Design apb_uart, start of the top module:
module apb_uart #(
    parameter SYSTEM_FREQUENCY = 50_000_000,
    parameter SAMPLING_RATE = 16
)(
    input pclk,  
    input preset_n,  
    input psel,
    input penable,
    input pwrite,
    input[11:0] paddr,
    input[3:0] pstrb,
    input[31:0] pwdata,
    output pready,
    output pslverr,
    output[31:0] prdata,
    output irq,
    output logic baud_o,
    output logic tick_rx, 
    input cts_n,
    input rx,
    output tx,
    output rts_n
);
Size: roughly 810 flip-flops, about 94 I/O pins, ~33000 µm² of cells after synthesis.
clock: 20.0 ns
lec_check: 0
cap_margin: 5
core_aspect_ratio: 0.8
core_margin: 9
core_utilization: 40
setup_slack_margin: 3.31
slew_margin: 20
run.sh (not shown) runs the stock make flow with config.mk's settings and CLKGATE_MAP_FILE=.
Next try:
--- a/flow/config.mk
+++ b/flow/config.mk
@@ -6,8 +6,9 @@
 export NUM_CORES = 4
 export LEC_CHECK = 0
+export ABC_AREA = 1
 export CAP_MARGIN = 5
 export CORE_ASPECT_RATIO = 0.8
-export CORE_MARGIN = 9
-export CORE_UTILIZATION = 40
+export CORE_MARGIN = 2
+export CORE_UTILIZATION = 60
 export SETUP_SLACK_MARGIN = 3.31
 export SLEW_MARGIN = 20
After rerunning:
- The changed run finished with timing, DRC and antenna clean
- utilization went up by 22 points
- die area went down by 38%
- via count rose by about 18%
- synthesized area climbs by 2.1%
- register-to-register slack gets better by 0.14 ns
- total power came out lower by 3.7%
- global-route usage came out higher by 12 points
- final area is about the same
- combinational power goes down by 17%
- wire length went up by 4.1%
- setup slack got worse by 1.2 ns


Setup of run A:
Starting RTL as in the previous note.
clock: 3.37 ns
lec_check: 0
cap_margin: 20
core_margin: 2
core_utilization: 70
cts_cluster_diameter: 374
cts_cluster_size: 10
setup_slack_margin: 0.66
slew_margin: 20
For run B, these inputs were changed with respect to run A:
-- flow/config.mk --
<<< run A, line 8
>>> run B, line 8
export ABC_AREA = 1
<<< run A, line 9
>>> run B, line 10
export CORE_ASPECT_RATIO = 0.72
<<< run A, line 10
export CORE_UTILIZATION = 70
>>> run B, line 12
export CORE_UTILIZATION = 72
<<< run A, line 13
export SETUP_SLACK_MARGIN = 0.66
>>> run B, line 15
export PLACE_DENSITY = 0.37
export SETUP_SLACK_MARGIN = 1.0
### Flow results
- Run B reports a higher count of inverters not on the clock network in the layout than run A does.
- Status: clock power parity (run B, run A)
- | overall power | run B vs run A | better |
Modified inputs, run C compared to run B
-- flow/config.mk --
<<< run B, line 10
export CORE_ASPECT_RATIO = 0.72
>>> run C, line 10
<<< run B, line 13
export CTS_CLUSTER_DIAMETER = 374
>>> run C, line 12
export CTS_CLUSTER_DIAMETER = 377
<<< run B, line 15
export PLACE_DENSITY = 0.37
export SETUP_SLACK_MARGIN = 1.0
>>> run C, line 14
export SETUP_SLACK_MARGIN = 0.99
## What came out
- The run showing the smaller post-route cell area is run C.
- Changes observed in run C relative to run B: routed wire length dropped 1.2 mm; net switching fraction of the power barely changed.
- On final clock period utilization by the worst path, run C and run B are neck and neck.
- Run C -> run B: total count of max-transition violations in the final report delta 0, exact match
--- input diff run C..run D ---
-- flow/config.mk --
<<< run C, line 10
>>> run D, line 10
export CORE_ASPECT_RATIO = 0.7
<<< run C, line 12
export CTS_CLUSTER_DIAMETER = 377
>>> run D, line 13
export CTS_CLUSTER_DIAMETER = 372
<<< run C, line 14
>>> run D, line 15
export HOLD_SLACK_MARGIN = 0.18
export PLACE_DENSITY = 0.36
==> comparison <==
- Per the comparison of run D with run C, final hold slack +0.22 ns, worst setup slack went up, sequential fraction of total cell area did not really move.
- On chip footprint, run D and run C are basically level.
- Run C → run D: final cell count shows no meaningful change, total cells reported by yosys after synthesis shows no meaningful change, global-route usage shows an increase of 0.49 points.
- [run D] slew at the pin with the worst max-slew slack rose 0.091 ns relative to run C


Setup of willow:
apb_uart again, from the RTL that the note above started with.
make LEC_CHECK=0 ABC_AREA=1 CAP_MARGIN=5 CELL_PAD_IN_SITES_DETAIL_PLACEMENT=2 CORE_ASPECT_RATIO=1.74 CORE_MARGIN=2 CORE_UTILIZATION=43 CTS_CLUSTER_SIZE=10 GPL_TIMING_DRIVEN=1 SETUP_SLACK_MARGIN=5.0 SLEW_MARGIN=20 finish   # period 20.0 ns
For tundra, these inputs were changed with respect to willow:
Settings: putting CELL_PAD_IN_SITES_GLOBAL_PLACEMENT at 1 where nothing was set; swapping 43 for 53 in CORE_UTILIZATION; putting MIN_ROUTING_LAYER at met2 where nothing was set.
Cmp willow and tundra / core region area / lower: tundra
Comparing willow with tundra, the synthesized cell count came out essentially unchanged.
Summary of the comparison: count of standard-cell rows is lower in tundra, relative to willow.
The die of tundra is smaller than the one used in willow.
No final results exist for tundra, since it was stopped by error DPL-0033 during detailed placement.
diff inputs: tundra => cedar
Settings: GPL_TIMING_DRIVEN: 1 -> unset; CORE_UTILIZATION: 53 -> 64; CAP_MARGIN: 5 -> 20; CTS_CLUSTER_SIZE: 10 -> 18; CORE_ASPECT_RATIO: 1.74 -> unset; CELL_PAD_IN_SITES_GLOBAL_PLACEMENT: 1 -> 3; CORE_MARGIN: 2 -> 7; GPL_ROUTABILITY_DRIVEN: unset -> 0; CELL_PAD_IN_SITES_DETAIL_PLACEMENT: 2 -> 1.
==> results <==
- Area fraction in full adders, half adders and majority gates came out exactly the same in tundra and cedar.
- Summary of cedar over tundra: net count after synthesis about even, die extent in x saw an increase, number of rows in the core area moved down, synthesized cell area has remained practically unchanged.
- Going from tundra to cedar, post-synthesis instance total now sits at about the same level, area of the die now sits lower, floorplan core density now sits higher, number of library cell types mapped by synthesis now sits at about the same level.
- Between tundra and cedar, the flow reports core area decreasing by more than 10%.
- Looking at vertical die size, cedar sits 28% below tundra.
- Not one of tundra and cedar finished clean.
- What ended cedar was a tool error in global placement without I/O; the run never finished.
diff inputs: cedar => raven
Settings: SLEW_MARGIN now 0, was 20; CELL_PAD_IN_SITES_GLOBAL_PLACEMENT now 1, was 3.
--- outcome ---
cedar and raven: no clean run. Number of cells in the yosys synthesis report of cedar is on par with raven. As far as portion of netlist area occupied by mux cells is concerned, cedar and raven perform about the same. Horizontal die dimension came out exactly the same in cedar and raven.
Modified inputs, maple compared to raven
Settings: a change of CELL_PAD_IN_SITES_GLOBAL_PLACEMENT from 1 to 3; a deleted ABC_AREA that had been 1; a change of SLEW_MARGIN from 0 to 25.
Cell count after synthesis: maple and raven compared, lower one is maple
maple vs. raven: total die area -1200 µm², x dimension of the die has decreased.
maple is listed as incomplete: the tool reported an error in global placement without I/O and the run ended there.
Cmp maple vs raven: register share after synthesis higher in maple
In maple the standard cell core area turned out about 2.4% lower than in raven.
Row synthesized area: maple lower / raven higher
The lower synthesized area divided by synthesized cell count came out of raven.
Changes in ember relative to maple:
Settings: a change of CORE_MARGIN from 7 to 2; a change of SLEW_MARGIN from 25 to 20; a deleted GPL_ROUTABILITY_DRIVEN that had been 0; a deleted CELL_PAD_IN_SITES_DETAIL_PLACEMENT that had been 1; a deleted CELL_PAD_IN_SITES_GLOBAL_PLACEMENT that had been 3; a deleted SETUP_SLACK_MARGIN that had been 5.0; a change of CTS_CLUSTER_SIZE from 18 to 60; a change of CORE_UTILIZATION from 64 to 58.
## What came out
- ember did not stop at any stage, and its layout met the timing, design-rule and antenna checks.
- [ember vs maple] initial cell density of the core: lower in ember
- Re xor and xnor area share after synthesis: no difference whatsoever between ember and maple.
- ember ended with more horizontal die dimension than maple.
- As far as number of cell instances after yosys synthesis goes, ember and maple are indistinguishable; the numbers are identical.
- Per the comparison of ember with maple, count of standard-cell rows moved up; floorplan core area saw an increase; synthesized cell count about even; synthesized chip area reported by yosys flat.
- Chip area: ember vs maple up 1.2%
- Between maple and ember, the flow reports vertical die dimension increasing slightly.


exp/violet:
apb_uart again, from the RTL that the note above started with.
clock: 3.37 ns
lec_check: 0
abc_area: 1
cap_margin: 20
cell_pad_in_sites_detail_placement: 0
core_aspect_ratio: 0.71
core_margin: 2
core_utilization: 72
cts_cluster_diameter: 210
cts_cluster_size: 15
gpl_routability_driven: 0
gpl_timing_driven: 1
hold_slack_margin: 0.3
place_density_lb_addon: 0.01
setup_slack_margin: 0.96
slew_margin: 20
Input-level comparison between exp/delta and exp/violet:
- removing GPL_TIMING_DRIVEN (formerly 1)
- changing CTS_CLUSTER_DIAMETER from 210 to 26
- changing CORE_ASPECT_RATIO from 0.71 to 0.72
- removing GPL_ROUTABILITY_DRIVEN (formerly 0)
- changing HOLD_SLACK_MARGIN from 0.3 to -0.09
- changing CTS_CLUSTER_SIZE from 15 to 50
- removing ABC_AREA (formerly 1)
- removing CELL_PAD_IN_SITES_DETAIL_PLACEMENT (formerly 0)
Compared with exp/violet, exp/delta shows flop share of the area lower by 3.9 points. Per the comparison of exp/delta with exp/violet, required time at the worst-slack endpoint grew by 1.21 ns; worst-case setup slack after placement shrank by 0.052 ns; total power grew by 45%. Between exp/violet and exp/delta, number of cells traversed by the worst register-to-register path decreased. On wire length of the first global-routing pass, exp/violet beats exp/delta.
diff inputs: exp/delta => exp/onyx
- a deleted CTS_CLUSTER_DIAMETER that had been 26
- a deleted CORE_ASPECT_RATIO that had been 0.72
- a deleted HOLD_SLACK_MARGIN that had been -0.09
- a change of SETUP_SLACK_MARGIN from 0.96 to 0.99
- a change of PLACE_DENSITY_LB_ADDON from 0.01 to 0.0
Diff exp/delta and exp/onyx: global-route wire length before repair lower in exp/onyx
| fraction of area in registers | lower: exp/delta |
Diff exp/delta -> exp/onyx | final wirelength | decrease of 19 mm
Relative to exp/onyx, the following input files were edited for exp/harbor:
- SETUP_SLACK_MARGIN: 0.99 -> 0.98
- PLACE_DENSITY_LB_ADDON: 0.0 -> 0.01
- CTS_CLUSTER_SIZE: 50 -> 62
- HOLD_SLACK_MARGIN: unset -> 0.13
Findings:
- Timing, DRC, antenna: 0 failures across exp/harbor and exp/onyx
- Delta (exp/harbor minus exp/onyx): post-route cell area up 0.75%, via total after detailed routing went up 578, layout overhead on the synthesized area rose by 0.87 points, final routed wirelength across all metal layers shows an increase of about 0.35%, deepest clock path buffer count essentially unchanged.
- exp/harbor: number of ordinary and repair buffers in the finished layout 7 below exp/onyx
- Comparing exp/onyx against exp/harbor, there is no change at all in count of inverters not on the clock network in the layout.
- exp/harbor: part of the cycle the worst path needs higher than exp/onyx
- Summary of exp/harbor over exp/onyx: routability-driven placement congestion ratio rose by 0.012; tapcell count essentially unchanged.
The inputs of exp/umber differ from those of exp/harbor as listed below.
- CTS_CLUSTER_SIZE: 62 -> 10
- ABC_AREA: unset -> 1
- PLACE_DENSITY_LB_ADDON: 0.01 -> unset
- SETUP_SLACK_MARGIN: 0.98 -> 1.0
- CTS_CLUSTER_DIAMETER: unset -> 374
- HOLD_SLACK_MARGIN: 0.13 -> unset
Findings:
[exp/umber vs exp/harbor] amount of wire on met2 after detailed routing: lower in exp/umber
Compared with exp/harbor, exp/umber shows global-route wire length before repair that has gone up by a few percent.
The run with more setup slack is exp/umber; exp/harbor has less.


Starting RTL as in the previous note.
==> flow/config.mk <==
export PLATFORM = sky130hd
export DESIGN_NAME = apb_uart
export DESIGN_NICKNAME = apb_uart
export VERILOG_FILES = /design/flow/design.v
export SDC_FILE = /design/flow/constraint.sdc
export NUM_CORES = 4
export LEC_CHECK = 0
export ABC_AREA = 1
export CAP_MARGIN = 35
export CORE_ASPECT_RATIO = 0.9
export CORE_MARGIN = 2
export CORE_UTILIZATION = 28
export CTS_CLUSTER_DIAMETER = 250
export MAX_ROUTING_LAYER = met5
export PLACE_DENSITY_LB_ADDON = 0.22
export SLEW_MARGIN = 15
==> flow/constraint.sdc <==
create_clock -name core_clock -period 7.92 [get_ports {pclk}]
set_input_delay 1.5840 -clock core_clock [delete_from_list [all_inputs] [get_ports {pclk}]]
set_output_delay 1.5840 -clock core_clock [all_outputs]
set_load 0.01 [all_outputs]
The first run ran to the end with no violations.
Change:
ABC_AREA = not set   (was 1)
CAP_MARGIN = 20   (was 35)
CORE_ASPECT_RATIO = not set   (was 0.9)
CORE_UTILIZATION = 61   (was 28)
CTS_CLUSTER_DIAMETER = not set   (was 250)
MAX_ROUTING_LAYER = not set   (was met5)
PLACE_DENSITY_LB_ADDON = not set   (was 0.22)
SLEW_MARGIN = 20   (was 15)
clock period = 6.1 ns   (was 7.92 ns; I/O delays follow)
Effect: Via count is lower by 10%; wire length is lower by 18%; clock skew is lower by 31 ps; worst setup slack gets worse by 1400 ps; worst hold slack gets better by 3.1 ps; utilization is higher by 36 points.
Change:
CORE_UTILIZATION = 33   (was 61)
clock period = 27.7 ns   (was 6.1 ns; I/O delays follow)
Cell area goes up by about 2%; via count goes down by 1.5%; synthesized cell count stays the same; core utilization goes down by 31 points; global-route usage goes down by 12 points; worst hold slack degrades by 6.1 ps; area after synthesis is unchanged; power goes down by 78%; wire length goes up by about 5%; clock-buffer cell count goes up by 24; sequential power goes down by 78%.
Change:
CORE_UTILIZATION = 40   (was 33)
clock period = 6.06 ns   (was 27.7 ns; I/O delays follow)
=>
- setup slack got worse by 17000 ps
- sequential power went up to 4.6 times its value
- power increases to 4.7 times its value
- utilization rose by 8.2 points
- routed wire length falls by about 1.3%
- design area is about the same
- area after synthesis stays the same
- via count rises by 0.34%


Setup of juniper:
apb_uart again, from the RTL that the note above started with.
## apb_uart
module apb_uart #(
    parameter SYSTEM_FREQUENCY = 50_000_000,
    parameter SAMPLING_RATE = 16
)(
    input pclk,  
    input preset_n,  
    input psel,
    input penable,
    input pwrite,
    input[11:0] paddr,
    input[3:0] pstrb,
    input[31:0] pwdata,
    output pready,
    output pslverr,
    output[31:0] prdata,
    output irq,
    output logic baud_o,
    output logic tick_rx, 
    input cts_n,
    input rx,
    output tx,
    output rts_n
);
    localparam logic [11:0] ADDR_TDR = 12'h000;
    localparam logic [11:0] ADDR_RDR = 12'h004;
    localparam logic [11:0] ADDR_LCR = 12'h008;
    localparam logic [11:0] ADDR_OCR = 12'h00C;
    localparam logic [11:0] ADDR_LSR = 12'h010;
    localparam logic [11:0] ADDR_FCR = 12'h014;
    localparam logic [11:0] ADDR_IER = 12'h018;
    localparam logic [11:0] ADDR_IIR = 12'h01C;
    localparam logic [11:0] ADDR_HCR = 12'h020;
    logic [31:0] tdr;
    logic [31:0] rdr;
    logic [31:0] lcr;
    logic [31:0] ocr;
    logic [31:0] lsr;
  ...
export LEC_CHECK = 0
export CAP_MARGIN = 20
export CORE_MARGIN = 2
export CORE_UTILIZATION = 40
export SETUP_SLACK_MARGIN = 0.77
export SLEW_MARGIN = 20
create_clock -name core_clock -period 6.06 [get_ports {pclk}]
Changes in indigo relative to juniper:
- swapping 0.77 for 0.66 in SETUP_SLACK_MARGIN
- swapping 40 for 70 in CORE_UTILIZATION
- swapping 6.06 for 4.41 in the clock period (ns, I/O delays scaled along)
## What came out
Between juniper and indigo, the cell count went down.
| switching share of total power | indigo vs juniper | 0.64 points lower |
Compare juniper and indigo | final worst-path setup slack lower: indigo
Static leakage shrinks slightly when moving from juniper to indigo.
Diff juniper -> indigo: final design area excluding fillers dropped 2.1%, combined area of the multi-input logic cells neither gained nor lost much, combinational power grew by about 40%, non-clock buffer count picked up an extra 8.
Core area ends up lower on indigo.
For clock power, dividing the value from juniper by the value from indigo gives 0.80.
[inputs] nickel vs indigo
- a change of CORE_UTILIZATION from 70 to 40
- a deleted SETUP_SLACK_MARGIN that had been 0.66
- a change of the clock period (ns, I/O delays scaled along) from 4.41 to 20.0
No run among indigo and nickel stopped early or left any final violation; all are clean.
Relative to indigo, total instance count after detailed placement increased by 457 in nickel.
Cell count of the worst reg-to-reg path: nickel lower than indigo
[nickel] number of buffers created by CTS rose about 8% relative to indigo
Going from indigo to nickel, met1 wire length higher, met3 usage in global routing lower, routed wire length higher, post-synthesis to final-layout area growth higher.
Power and IR drop assume default switching activity.
